==> v10 <==
// bnn_layer0
module bnn_layer0 (
    input  wire        clk,
    input  wire        reset_n,
    input  wire        i_run,
    output wire        o_idle,
    output wire        o_done,
    output wire [6:0]  addr_input,
    output wire        ce_input,
    input  wire [27:0] q_input,
    output wire [1:0]  addr_weight,
    output wire        ce_weight,
    input  wire [26:0] q_weight,
    output wire [6:0]  addr_output,
    output wire        we_output,
    output wire [25:0] d_output
);
wire        w_read, w_write;
wire        w_we_input, w_we_weight, w_ce_output, w_we_output;
wire [27:0] w_d_input;
wire [26:0] w_d_weight;
bnn_layer #(
    .CNT_BIT         (31),
    .IN_MEM_DWIDTH   (28),
    .IN_MEM_AWIDTH   (7),
    .IN_MEM_DEPTH    (84),
    .WEGT_MEM_DWIDTH (27),
    .WEGT_MEM_AWIDTH (2),
    .WEGT_MEM_DEPTH  (3),
    .OUT_MEM_DWIDTH  (26),
    .OUT_MEM_AWIDTH  (7),
    .OUT_MEM_DEPTH   (78),
    .WEGT_WIDTH      (3),
    .IN_DATA_WIDTH   (28),
    .STRIDE          (1),
  ...
==> flow/config.mk <==
export PLATFORM = sky130hd
export DESIGN_NAME = bnn_layer0
export DESIGN_NICKNAME = bnn_layer0
export VERILOG_FILES = /design/flow/design.v
export SDC_FILE = /design/flow/constraint.sdc
export NUM_CORES = 4
export LEC_CHECK = 0
export CAP_MARGIN = 20
export CORE_MARGIN = 2
export CORE_UTILIZATION = 72
export PLACE_DENSITY = 0.6
export SETUP_SLACK_MARGIN = 0.62
export SLEW_MARGIN = 20
==> flow/constraint.sdc <==
create_clock -name core_clock -period 5.65 [get_ports {clk}]
set_input_delay 1.1300 -clock core_clock [delete_from_list [all_inputs] [get_ports {clk}]]
set_output_delay 1.1300 -clock core_clock [all_outputs]
set_load 0.01 [all_outputs]
run.sh (not shown) runs the stock make flow with config.mk's settings and CLKGATE_MAP_FILE=.
==> v24: changes against v10 <==
--- a/flow/config.mk
+++ b/flow/config.mk
@@ -6,8 +6,13 @@
 export NUM_CORES = 4
 export LEC_CHECK = 0
-export CAP_MARGIN = 20
+export CAP_MARGIN = 0
+export CELL_PAD_IN_SITES_GLOBAL_PLACEMENT = 0
+export CORE_ASPECT_RATIO = 0.72
 export CORE_MARGIN = 2
 export CORE_UTILIZATION = 72
-export PLACE_DENSITY = 0.6
-export SETUP_SLACK_MARGIN = 0.62
+export CTS_CLUSTER_DIAMETER = 191
+export CTS_CLUSTER_SIZE = 14
+export PLACE_DENSITY = 0.65
+export SETUP_SLACK_MARGIN = 1.35
 export SLEW_MARGIN = 20
+export TNS_END_PERCENT = 100
==> flow/constraint.sdc (replaced) <==
create_clock -name core_clock -period 5.14 [get_ports {clk}]
set_input_delay 1.0280 -clock core_clock [delete_from_list [all_inputs] [get_ports {clk}]]
set_output_delay 1.0280 -clock core_clock [all_outputs]
set_load 0.01 [all_outputs]
==> v29: changes against v10 <==
==> flow/config.mk (replaced) <==
export PLATFORM = sky130hd
export DESIGN_NAME = bnn_layer0
export DESIGN_NICKNAME = bnn_layer0
export VERILOG_FILES = /design/flow/design.v
export SDC_FILE = /design/flow/constraint.sdc
export NUM_CORES = 4
export LEC_CHECK = 0
export ABC_AREA = 1
export CAP_MARGIN = 15
export CELL_PAD_IN_SITES_DETAIL_PLACEMENT = 0
export CELL_PAD_IN_SITES_GLOBAL_PLACEMENT = 1
export CORE_MARGIN = 10
export CORE_UTILIZATION = 32
export CTS_CLUSTER_SIZE = 31
export GPL_ROUTABILITY_DRIVEN = 0
export GPL_TIMING_DRIVEN = 0
export MAX_ROUTING_LAYER = met4
export PLACE_DENSITY_LB_ADDON = 0.22
export SETUP_SLACK_MARGIN = 0.04
export SLEW_MARGIN = 20
==> flow/constraint.sdc (replaced) <==
create_clock -name core_clock -period 4.31 [get_ports {clk}]
set_input_delay 0.8620 -clock core_clock [delete_from_list [all_inputs] [get_ports {clk}]]
set_output_delay 0.8620 -clock core_clock [all_outputs]
set_load 0.01 [all_outputs]
==> v18: changes against v10 <==
--- a/flow/config.mk
+++ b/flow/config.mk
@@ -8,6 +8,8 @@
 export CAP_MARGIN = 20
 export CORE_MARGIN = 2
-export CORE_UTILIZATION = 72
-export PLACE_DENSITY = 0.6
-export SETUP_SLACK_MARGIN = 0.62
-export SLEW_MARGIN = 20
+export CORE_UTILIZATION = 37
+export GPL_TIMING_DRIVEN = 1
+export MIN_ROUTING_LAYER = met1
+export PLACE_DENSITY_LB_ADDON = 0.1
+export SLEW_MARGIN = 35
+export TNS_END_PERCENT = 30
==> flow/constraint.sdc (replaced) <==
create_clock -name core_clock -period 7.16 [get_ports {clk}]
set_input_delay 1.4320 -clock core_clock [delete_from_list [all_inputs] [get_ports {clk}]]
set_output_delay 1.4320 -clock core_clock [all_outputs]
set_load 0.01 [all_outputs]
==> results.cfg <==
; synthesis and place-and-route metrics
[outcome]
status = finished with violations
so_faults = setup timing

[pwr]
p_total_mw = 68.18

[route]
drt_first_iter_violations = 9654
dr.pass1.iters = 6
route.top_layer_used = met4
routed_wl_um = 427500

[floorplan]
dieArea_sq_um = 269600
core_util_floorplan_pct = 32.11

[global_route]
grt_max_degree = 139

[place]
hpwl_um = 331600

[timing]
finalWorstSetupSlack_ns = -1.052
finalSetupViolations = 104

[clocking]
ctsResizeCount = 165
clk_latency_ns = 0.88
Source of the figures above: v29

==> results.cfg <==
; synthesis and place-and-route metrics
[timing]
finalSetupViolations = 0

[clocking]
ctsResizeCount = 59
clk_latency_ns = 0.78

[place]
hpwl_um = 119200

[pwr]
p_total_mw = 21.41

[floorplan]
dieArea_sq_um = 111600
core_util_floorplan_pct = 72.35

[route]
routed_wl_um = 189900
route.top_layer_used = met4
drt_first_iter_violations = 3673

[outcome]
status = finished clean

[setup_path]
slowest_delay_ns = 0.55
Source of the figures above: v10

==> results.cfg <==
; synthesis and place-and-route metrics
[route]
drt_first_iter_violations = 2601
dr.pass1.iters = 5
route.top_layer_used = met5

[outcome]
status = finished clean

[pwr]
p_total_mw = 17.99

[global_route]
grt_max_degree = 194

[clocking]
ctsResizeCount = 0

[floorplan]
core_util_floorplan_pct = 37.09
Source of the figures above: v18

==> results.cfg <==
; synthesis and place-and-route metrics
[floorplan]
core_util_floorplan_pct = 72.81
dieArea_sq_um = 111600

[clocking]
clk_latency_ns = 0.74
ctsResizeCount = 168

[timing]
finalWorstSetupSlack_ns = -0.003670
finalSetupViolations = 1

[route]
drt_first_iter_violations = 4042
routed_wl_um = 193800
route.top_layer_used = met5

[outcome]
status = finished with violations
so_faults = setup timing

[place]
hpwl_um = 122900

[setup_path]
crit_required_ns = 5.76

[pwr]
p_total_mw = 20.14

[global_route]
grt_max_degree = 227
Source of the figures above: v24

